==> run a: inputs <==
==> flow/design.v (excerpt) <==
module BobTop (
	clock,
	reset,
	rx,
	runway_override,
	emergency_override,
	tx,
	framing_error,
	runway_active,
	emergency,
	receiving,
	sending
);
==> flow/config.mk <==
export PLATFORM = sky130hd
export DESIGN_NAME = BobTop
export DESIGN_NICKNAME = BobTop
export VERILOG_FILES = /design/flow/design.v
export SDC_FILE = /design/flow/constraint.sdc
export NUM_CORES = 4
export LEC_CHECK = 0
export ABC_AREA = 0
export CAP_MARGIN = 20
export CELL_PAD_IN_SITES_DETAIL_PLACEMENT = 0
export CELL_PAD_IN_SITES_GLOBAL_PLACEMENT = 0
export CORE_MARGIN = 4
export CORE_UTILIZATION = 39
export CTS_CLUSTER_DIAMETER = 60
export GPL_TIMING_DRIVEN = 0
export HOLD_SLACK_MARGIN = 0.21
export MAX_ROUTING_LAYER = met5
export PLACE_DENSITY = 0.91
export SETUP_SLACK_MARGIN = 1.33
export SLEW_MARGIN = 20
export TNS_END_PERCENT = 30
==> flow/constraint.sdc <==
create_clock -name core_clock -period 14.4 [get_ports {clock}]
set_input_delay 2.8800 -clock core_clock [delete_from_list [all_inputs] [get_ports {clock}]]
set_output_delay 2.8800 -clock core_clock [all_outputs]
set_load 0.01 [all_outputs]
run.sh (not shown) runs the stock make flow with config.mk's settings and CLKGATE_MAP_FILE=.
==> inputs of run b, as changes to run a <==
==> flow/config.mk (replaced) <==
export PLATFORM = sky130hd
export DESIGN_NAME = BobTop
export DESIGN_NICKNAME = BobTop
export VERILOG_FILES = /design/flow/design.v
export SDC_FILE = /design/flow/constraint.sdc
export NUM_CORES = 4
export LEC_CHECK = 0
export ABC_AREA = 1
export CAP_MARGIN = 20
export CELL_PAD_IN_SITES_DETAIL_PLACEMENT = 0
export CELL_PAD_IN_SITES_GLOBAL_PLACEMENT = 0
export CORE_MARGIN = 2
export CORE_UTILIZATION = 71
export CTS_CLUSTER_DIAMETER = 166
export CTS_CLUSTER_SIZE = 15
export GPL_TIMING_DRIVEN = 1
export MAX_ROUTING_LAYER = met4
export PLACE_DENSITY = 0.81
export SLEW_MARGIN = 20
==> flow/constraint.sdc (replaced) <==
create_clock -name core_clock -period 9.82 [get_ports {clock}]
set_input_delay 1.9640 -clock core_clock [delete_from_list [all_inputs] [get_ports {clock}]]
set_output_delay 1.9640 -clock core_clock [all_outputs]
set_load 0.01 [all_outputs]
==> inputs of run c, as changes to run a <==
==> flow/config.mk (replaced) <==
export PLATFORM = sky130hd
export DESIGN_NAME = BobTop
export DESIGN_NICKNAME = BobTop
export VERILOG_FILES = /design/flow/design.v
export SDC_FILE = /design/flow/constraint.sdc
export NUM_CORES = 4
export LEC_CHECK = 0
export ABC_AREA = 1
export CAP_MARGIN = 20
export CELL_PAD_IN_SITES_DETAIL_PLACEMENT = 0
export CELL_PAD_IN_SITES_GLOBAL_PLACEMENT = 0
export CORE_MARGIN = 4
export CORE_UTILIZATION = 71
export CTS_CLUSTER_DIAMETER = 166
export GPL_TIMING_DRIVEN = 1
export MAX_ROUTING_LAYER = met4
export PLACE_DENSITY = 0.81
export SETUP_SLACK_MARGIN = 1.33
export SLEW_MARGIN = 20
==> flow/constraint.sdc (replaced) <==
create_clock -name core_clock -period 9.82 [get_ports {clock}]
set_input_delay 1.9640 -clock core_clock [delete_from_list [all_inputs] [get_ports {clock}]]
set_output_delay 1.9640 -clock core_clock [all_outputs]
set_load 0.01 [all_outputs]
==> out/qor_table.md <==
| Stage | Metric | Reported |
|:---|:---|:---|
| layout | Comb. cell area | 6650 um^2 |
| layout | Inverter count of the layout excluding clock inverters | 291 |
| route | Number of vias in the routed layout | 13,179 |
| outcome | Outcome | no timing/DRC/antenna violations |
The numbers above come from run b.

==> out/qor_table.md <==
| Stage | Metric | Reported |
|:---|:---|:---|
| logic synthesis | Mean instance size in the synthesized netlist | 10.1 um^2 |
| outcome | Outcome | no timing/DRC/antenna violations |
| logic synthesis | Main logic family after synthesis | simple AND/OR/NAND/NOR gates |
| layout | Inverter count of the layout excluding clock inverters | 117 |
| route | Antenna cell count | 2 |
| layout | Comb. cell area | 7100 um^2 |
The numbers above come from run a.

==> out/qor_table.md <==
| Stage | Metric | Reported |
|:---|:---|:---|
| route | Number of vias in the routed layout | 13,486 |
| layout | Inverter count of the layout excluding clock inverters | 291 |
| global routing | Vias in the first global route | 12,776 |
| route | Final WL | 37.2 mm |
| outcome | Outcome | no timing/DRC/antenna violations |
| route | Met3 layer wire length in the routed design | 3.19 mm |
| layout | Proportion of cell area occupied by multi-input gates | 40.2% |
| logic synthesis | Post-Syn Instances | 1,897 |
The numbers above come from run c.


* * *

==> job 9248 <==
BobTop again, from the RTL that the note above started with.
clock: 9.82 ns
lec_check: 0
abc_area: 1
cap_margin: 5
cell_pad_in_sites_detail_placement: 0
cell_pad_in_sites_global_placement: 0
core_margin: 2
core_utilization: 72
cts_cluster_diameter: 166
cts_cluster_size: 15
gpl_timing_driven: 1
max_routing_layer: met5
place_density: 0.78
slew_margin: 40
==> job 9496: changes against job 9248 <==
==> flow/config.mk (replaced) <==
export PLATFORM = sky130hd
export DESIGN_NAME = BobTop
export DESIGN_NICKNAME = BobTop
export VERILOG_FILES = /design/flow/design.v
export SDC_FILE = /design/flow/constraint.sdc
export NUM_CORES = 4
export LEC_CHECK = 0
export ABC_AREA = 1
export CAP_MARGIN = 20
export CORE_MARGIN = 2
export CORE_UTILIZATION = 72
export CTS_CLUSTER_SIZE = 14
export PLACE_DENSITY_LB_ADDON = 0.15
export SETUP_SLACK_MARGIN = 2.67
export SLEW_MARGIN = 20
==> comparison table <==
| metric | job 9248 | job 9496 |
|---|---|---|
| Run status | complete, no violations | complete, no violations |
| GPL Wtd Cong | 0.9509 | 0.9494 |
| Fill cell instance count of the final layout | 1558 | 1445 |
| Hold path start | eo_temp$_DFF_P_ | ro_temp[0]$_DFF_P_ |
| Switching Share | 0.3242 | 0.3080 |
| Layout Utilization | 0.7720 | 0.7888 |
| Clock-cell share | 0.04035 | 0.06196 |
| Count of warning messages emitted by the tools | 50 | 48 |
| Worst voltage drop across the vdd grid | 0.1260 mV | 0.1469 mV |
| M1 GR Usage | 0.4736 | 0.4660 |
| Met3 routed WL | 3.057 mm | 3.393 mm |
| Total clock buffers created by CTS | 23 | 30 |
| Clock skew | 0.01663 ns | 0.02268 ns |
| Post-detail-place hpwl | 25.05 mm | 25.23 mm |
| Combinational cell fraction of total power | 0.217 | 0.200 |
| Layout-stage area growth over the synthesis result | 5.996% | 8.307% |
| Tot Pwr | 0.003049 W | 0.003360 W |
| Internal Power | 0.002060 W | 0.002325 W |
| Worst slack after detailed placement | 4.626 ns | 4.621 ns |
| Seq/total area | 0.4457 | 0.4362 |
| Total routed wirelength | 36.46 mm | 37.85 mm |
| # nets final | 1926 | 1931 |
| Final-layout worst hold slack | 0.3475 ns | 0.3324 ns |
| Final cell count without fillers | 2166 | 2179 |
| Sw Pwr | 0.0009883 W | 0.001035 W |
| Met3 track utilization from global routing | 0.03884 | 0.04954 |
No activity file was given, so power comes from the tool's default toggle rates.
